== v55 ==
==> flow/design.v (excerpt) <==
module alu(
    output[16 - 1:0] data_out,
	 output 							  valid_out,
	 output 							  cmd_out,
	 input [16 - 1:0] data_in,
	 input 							  valid_in,
	 input 							  cmd_in,
	 output 									 amm_read,
	 output[8 - 1:0] amm_address,
	 input [8 - 1:0] amm_readdata,
	 input 									 amm_waitrequest,
	 input[1:0] 							 amm_response,
	 input clk,
	 input rst_n
    );
Size: roughly 2600 cells after synthesis, about 580 flip-flops, about 58 I/O pins.
clock: 3.95 ns
lec_check: 0
abc_area: 1
cap_margin: 20
core_margin: 2
core_utilization: 71
place_density: 0.6
slew_margin: 20
run.sh (not shown) runs the stock make flow with config.mk's settings and CLKGATE_MAP_FILE=.
Here is what was changed in the inputs of v46 compared with v55.
# v55
export LEC_CHECK = 0
export ABC_AREA = 1
export CAP_MARGIN = 20
export CORE_MARGIN = 2
export CORE_UTILIZATION = 71
export PLACE_DENSITY = 0.6
export SLEW_MARGIN = 20
create_clock -name core_clock -period 3.95 [get_ports {clk}]
# v46
export LEC_CHECK = 0
export CAP_MARGIN = 20
export CORE_MARGIN = 2
export CORE_UTILIZATION = 63
export PLACE_DENSITY = 0.6
export SLEW_MARGIN = 20
create_clock -name core_clock -period 3.9 [get_ports {clk}]
==> results <==
Compared with v55, in v46 wire length of the first global-routing pass fell 14 mm, worst hold path cell count lower. Of v55 and v46, v46 shows the lower aggregate global-route resource usage, with v55 above it. v46: complete, dirty (negative setup slack). The final reports for v46 and v55 show die size higher in the former. Looking at post-synth area from yosys stat, v46 sits 1.9% lower than v55 does.
--- input diff v46..v4 ---
# v46
export LEC_CHECK = 0
export CAP_MARGIN = 20
export CORE_MARGIN = 2
export CORE_UTILIZATION = 63
export PLACE_DENSITY = 0.6
export SLEW_MARGIN = 20
create_clock -name core_clock -period 3.9 [get_ports {clk}]
# v4
export LEC_CHECK = 0
export CAP_MARGIN = 20
export CELL_PAD_IN_SITES_GLOBAL_PLACEMENT = 0
export CORE_ASPECT_RATIO = 0.5
export CORE_MARGIN = 2
export CORE_UTILIZATION = 72
export CTS_CLUSTER_SIZE = 47
export GPL_ROUTABILITY_DRIVEN = 0
export MAX_ROUTING_LAYER = met5
export PLACE_DENSITY_LB_ADDON = 0.0
export SETUP_SLACK_MARGIN = 0.61
export SLEW_MARGIN = 20
create_clock -name core_clock -period 3.9 [get_ports {clk}]
## What came out
Between v46 and v4, portion of total power attributed to the clock network is higher for v46, v4 comes in under that. In v4 the via count turned out 3596 higher than in v46. [flow] v4 | stages: complete | final checks: fail | reason: negative setup slack. Final checks on v46, whose flow otherwise completed, came back failing, citing negative setup slack. Path class of the lowest-slack min-delay path = input port to flip-flop: v46; path class of the lowest-slack min-delay path = flip-flop to flip-flop: v4. Compared to v46, the routing of v4 uses more wire. Going from v46 to v4, number of fill cells shrinks by 1228. The higher headroom to the max-slew limit of v46 and v4 is in v4. Comparing v4 against v46, there is no change at all in cell total in the yosys stat output. Taking v46 as the reference, in v4 cell leakage power rose by 0.00021 uW, least setup slack across all paths after layout fell by 0.55 ns, critical-path maximum fanout fell by 2. In v4 the post-route core utilization turned out 14 points higher than in v46. Area: v4 vs v46 -> v4 larger.

========
Starting RTL as in the previous note.
// alu
module alu(
    output[16 - 1:0] data_out,
	 output 							  valid_out,
	 output 							  cmd_out,
	 input [16 - 1:0] data_in,
	 input 							  valid_in,
	 input 							  cmd_in,
	 output 									 amm_read,
	 output[8 - 1:0] amm_address,
	 input [8 - 1:0] amm_readdata,
	 input 									 amm_waitrequest,
	 input[1:0] 							 amm_response,
	 input clk,
	 input rst_n
    );
Settings: LEC_CHECK=0, ABC_AREA=1, CAP_MARGIN=20, CORE_MARGIN=2, CORE_UTILIZATION=72, CTS_CLUSTER_SIZE=99, PLACE_DENSITY=0.38, SETUP_SLACK_MARGIN=0.34, SLEW_MARGIN=20, TNS_END_PERCENT=5; clock period 3.9 ns.
The baseline reached the layout checks and failed them: negative setup slack.
==> next run, changes <==
==> flow/config.mk (replaced) <==
export PLATFORM = sky130hd
export DESIGN_NAME = alu
export DESIGN_NICKNAME = alu
export VERILOG_FILES = /design/flow/design.v
export SDC_FILE = /design/flow/constraint.sdc
export NUM_CORES = 4
export LEC_CHECK = 0
export CAP_MARGIN = 20
export CORE_MARGIN = 2
export CORE_UTILIZATION = 72
export CTS_CLUSTER_SIZE = 52
export PLACE_DENSITY_LB_ADDON = 0.0
export SETUP_SLACK_MARGIN = 1.01
export SLEW_MARGIN = 20
The changed run produced a layout that fails on negative setup slack.
Hold slack gets better by 0.13 ns.
Power rises by 1.3%.
Via count went down by about 13%.
Die size shrinks by about 1.8%.
Critical path depth stays the same.
Worst setup slack got worse by 0.46 ns.
Cell count fell by 24%.
Routed wire length is higher by 4.8%.
Non-clock buffer count is higher by 79.
Design area went up by about 1.9%.
==> next run, changes <==
--- a/flow/config.mk
+++ b/flow/config.mk
@@ -7,2 +7,3 @@
 export LEC_CHECK = 0
+export ABC_AREA = 1
 export CAP_MARGIN = 20
@@ -10,5 +11,6 @@
 export CORE_UTILIZATION = 72
-export CTS_CLUSTER_SIZE = 52
-export PLACE_DENSITY_LB_ADDON = 0.0
-export SETUP_SLACK_MARGIN = 1.01
+export CTS_CLUSTER_SIZE = 99
+export PLACE_DENSITY = 0.36
+export SETUP_SLACK_MARGIN = 0.34
 export SLEW_MARGIN = 20
+export TNS_END_PERCENT = 5
The changed run completed, yet does not pass: negative setup slack.
Power went down by 1.2%.
Clock-buffer cell count rose by 6.
Final cell count came out higher by 32%.
Clock power is about the same.
Area after synthesis came out higher by 1.9%.
Non-clock buffer count went down by 79.
Maximum frequency climbs by 12%.
Design area came out lower by 1.8%.
Routed wire length decreases by 4.6%.
Core utilization goes down by 3.6 points.
Die area is higher by 1.9%.
==> next run, changes <==
==> flow/config.mk (replaced) <==
export PLATFORM = sky130hd
export DESIGN_NAME = alu
export DESIGN_NICKNAME = alu
export VERILOG_FILES = /design/flow/design.v
export SDC_FILE = /design/flow/constraint.sdc
export NUM_CORES = 4
export LEC_CHECK = 0
export CAP_MARGIN = 20
export CORE_MARGIN = 2
export CORE_UTILIZATION = 72
export CTS_CLUSTER_DIAMETER = 100
export PLACE_DENSITY_LB_ADDON = 0.07
export SLEW_MARGIN = 20
==> flow/constraint.sdc (replaced) <==
create_clock -name core_clock -period 3.91 [get_ports {clk}]
set_input_delay 0.7820 -clock core_clock [delete_from_list [all_inputs] [get_ports {clk}]]
set_output_delay 0.7820 -clock core_clock [all_outputs]
set_load 0.01 [all_outputs]
What happened: The changed run finished but fails on negative setup slack. Via count fell by 15%. Combinational power is about the same. Setup slack got worse by 0.44 ns. Routed wire length increases by 2.1%. Final area is about the same. Synthesized area goes down by 1.9%. Synthesized cell count goes down by 34%. Die size went down by 1.8%. Hold slack improves by 0.11 ns.
==> next run, changes <==
--- a/flow/config.mk
+++ b/flow/config.mk
@@ -8,6 +8,6 @@
 export CAP_MARGIN = 20
+export CORE_ASPECT_RATIO = 0.91
 export CORE_MARGIN = 2
 export CORE_UTILIZATION = 72
-export CTS_CLUSTER_DIAMETER = 100
-export PLACE_DENSITY_LB_ADDON = 0.07
+export PLACE_DENSITY = 0.6
 export SLEW_MARGIN = 20
==> flow/constraint.sdc (replaced) <==
create_clock -name core_clock -period 7.64 [get_ports {clk}]
set_input_delay 1.5280 -clock core_clock [delete_from_list [all_inputs] [get_ports {clk}]]
set_output_delay 1.5280 -clock core_clock [all_outputs]
set_load 0.01 [all_outputs]
What happened: The new run finished clean. Total power goes down by well over a third. Critical path depth is higher by 1. Design area shrinks by a few percent.
==> next run, changes <==
--- a/flow/config.mk
+++ b/flow/config.mk
@@ -8,5 +8,4 @@
 export CAP_MARGIN = 20
-export CORE_ASPECT_RATIO = 0.91
 export CORE_MARGIN = 2
-export CORE_UTILIZATION = 72
+export CORE_UTILIZATION = 22
 export PLACE_DENSITY = 0.6
==> flow/constraint.sdc (replaced) <==
create_clock -name core_clock -period 7.02 [get_ports {clk}]
set_input_delay 1.4040 -clock core_clock [delete_from_list [all_inputs] [get_ports {clk}]]
set_output_delay 1.4040 -clock core_clock [all_outputs]
set_load 0.01 [all_outputs]
Outcome: Synthesized cell count stays the same. Sequential share of layout area falls by 3.4 points. Clock power rises by about a fifth.

========
alu again, from the RTL that the note above started with.
clock: 3.9 ns
lec_check: 0
cap_margin: 20
core_margin: 2
core_utilization: 70
cts_cluster_diameter: 388
cts_cluster_size: 19
place_density_lb_addon: 0.0
setup_slack_margin: 1.01
slew_margin: 20
The baseline completed and failed the layout checks on negative setup slack.
Edit:
==> flow/config.mk (replaced) <==
export PLATFORM = sky130hd
export DESIGN_NAME = alu
export DESIGN_NICKNAME = alu
export VERILOG_FILES = /design/flow/design.v
export SDC_FILE = /design/flow/constraint.sdc
export NUM_CORES = 4
export LEC_CHECK = 0
export ABC_AREA = 1
export CAP_MARGIN = 20
export CORE_MARGIN = 2
export CORE_UTILIZATION = 72
export CTS_CLUSTER_SIZE = 99
export PLACE_DENSITY = 0.6
export SETUP_SLACK_MARGIN = 0.34
export SLEW_MARGIN = 20
export TNS_END_PERCENT = 5
=>
- The changed run completed and failed the layout checks on negative setup slack
- die size decreases slightly
- cell area decreases slightly
- via count increases by about a fifth
- count of clock-buffer cells in the layout increases by 31
- setup slack is better by 0.45 ns
- hold slack is worse by 0.11 ns
- total power increases by roughly a tenth
- cell count increases by a quarter to a third
- routed wire length increases by a few percent
- area after synthesis increases slightly
- clock skew decreases by 0.020 ns
Edit:
==> flow/config.mk (replaced) <==
export PLATFORM = sky130hd
export DESIGN_NAME = alu
export DESIGN_NICKNAME = alu
export VERILOG_FILES = /design/flow/design.v
export SDC_FILE = /design/flow/constraint.sdc
export NUM_CORES = 4
export LEC_CHECK = 0
export CAP_MARGIN = 20
export CORE_MARGIN = 2
export CORE_UTILIZATION = 66
export PLACE_DENSITY = 0.6
export SLEW_MARGIN = 20
==> flow/constraint.sdc (replaced) <==
create_clock -name core_clock -period 10.1 [get_ports {clk}]
set_input_delay 2.0200 -clock core_clock [delete_from_list [all_inputs] [get_ports {clk}]]
set_output_delay 2.0200 -clock core_clock [all_outputs]
set_load 0.01 [all_outputs]
After rerunning: The changed run passed the timing, design-rule and antenna checks; setup slack gains 3.1 ns; sequential share of layout area grows by 4.0 points; clock power shrinks by 62%; clock skew rises by 0.0096 ns; area after synthesis decreases by 1.9%; final area fell by 6.7%; worst hold slack improves by 0.052 ns; non-clock buffer count drops by 144.
Edit:
--- a/flow/config.mk
+++ b/flow/config.mk
@@ -8,5 +8,5 @@
 export CAP_MARGIN = 20
 export CORE_MARGIN = 2
-export CORE_UTILIZATION = 66
+export CORE_UTILIZATION = 40
 export PLACE_DENSITY = 0.6
 export SLEW_MARGIN = 20
==> flow/constraint.sdc (replaced) <==
create_clock -name core_clock -period 10.0 [get_ports {clk}]
set_input_delay 2.0000 -clock core_clock [delete_from_list [all_inputs] [get_ports {clk}]]
set_output_delay 2.0000 -clock core_clock [all_outputs]
set_load 0.01 [all_outputs]
Result: Wire length is higher slightly; critical path depth is unchanged; global-route usage is lower by 13 points; die area is higher by well over a third; count of clock-buffer cells in the layout is higher by 5; worst hold slack is better by 0.0044 ns; setup slack is worse by 0.039 ns.
Edit:
--- a/flow/config.mk
+++ b/flow/config.mk
@@ -8,5 +8,6 @@
 export CAP_MARGIN = 20
 export CORE_MARGIN = 2
-export CORE_UTILIZATION = 40
-export PLACE_DENSITY = 0.6
+export CORE_UTILIZATION = 72
+export CTS_CLUSTER_SIZE = 47
+export PLACE_DENSITY_LB_ADDON = 0.01
 export SLEW_MARGIN = 20
==> flow/constraint.sdc (replaced) <==
create_clock -name core_clock -period 3.9 [get_ports {clk}]
set_input_delay 0.7800 -clock core_clock [delete_from_list [all_inputs] [get_ports {clk}]]
set_output_delay 0.7800 -clock core_clock [all_outputs]
set_load 0.01 [all_outputs]
Outcome:
- The changed run completed and failed the layout checks on negative setup slack
- total power goes up to 2.6 times its value
- synthesized area does not change
- via count is higher by 25%
- flip-flop count stays the same
- wire length goes up by 35%
- critical path depth went up by 1
- clock power rises to 2.6 times its value
Power is estimated from default activity; no workload was simulated.
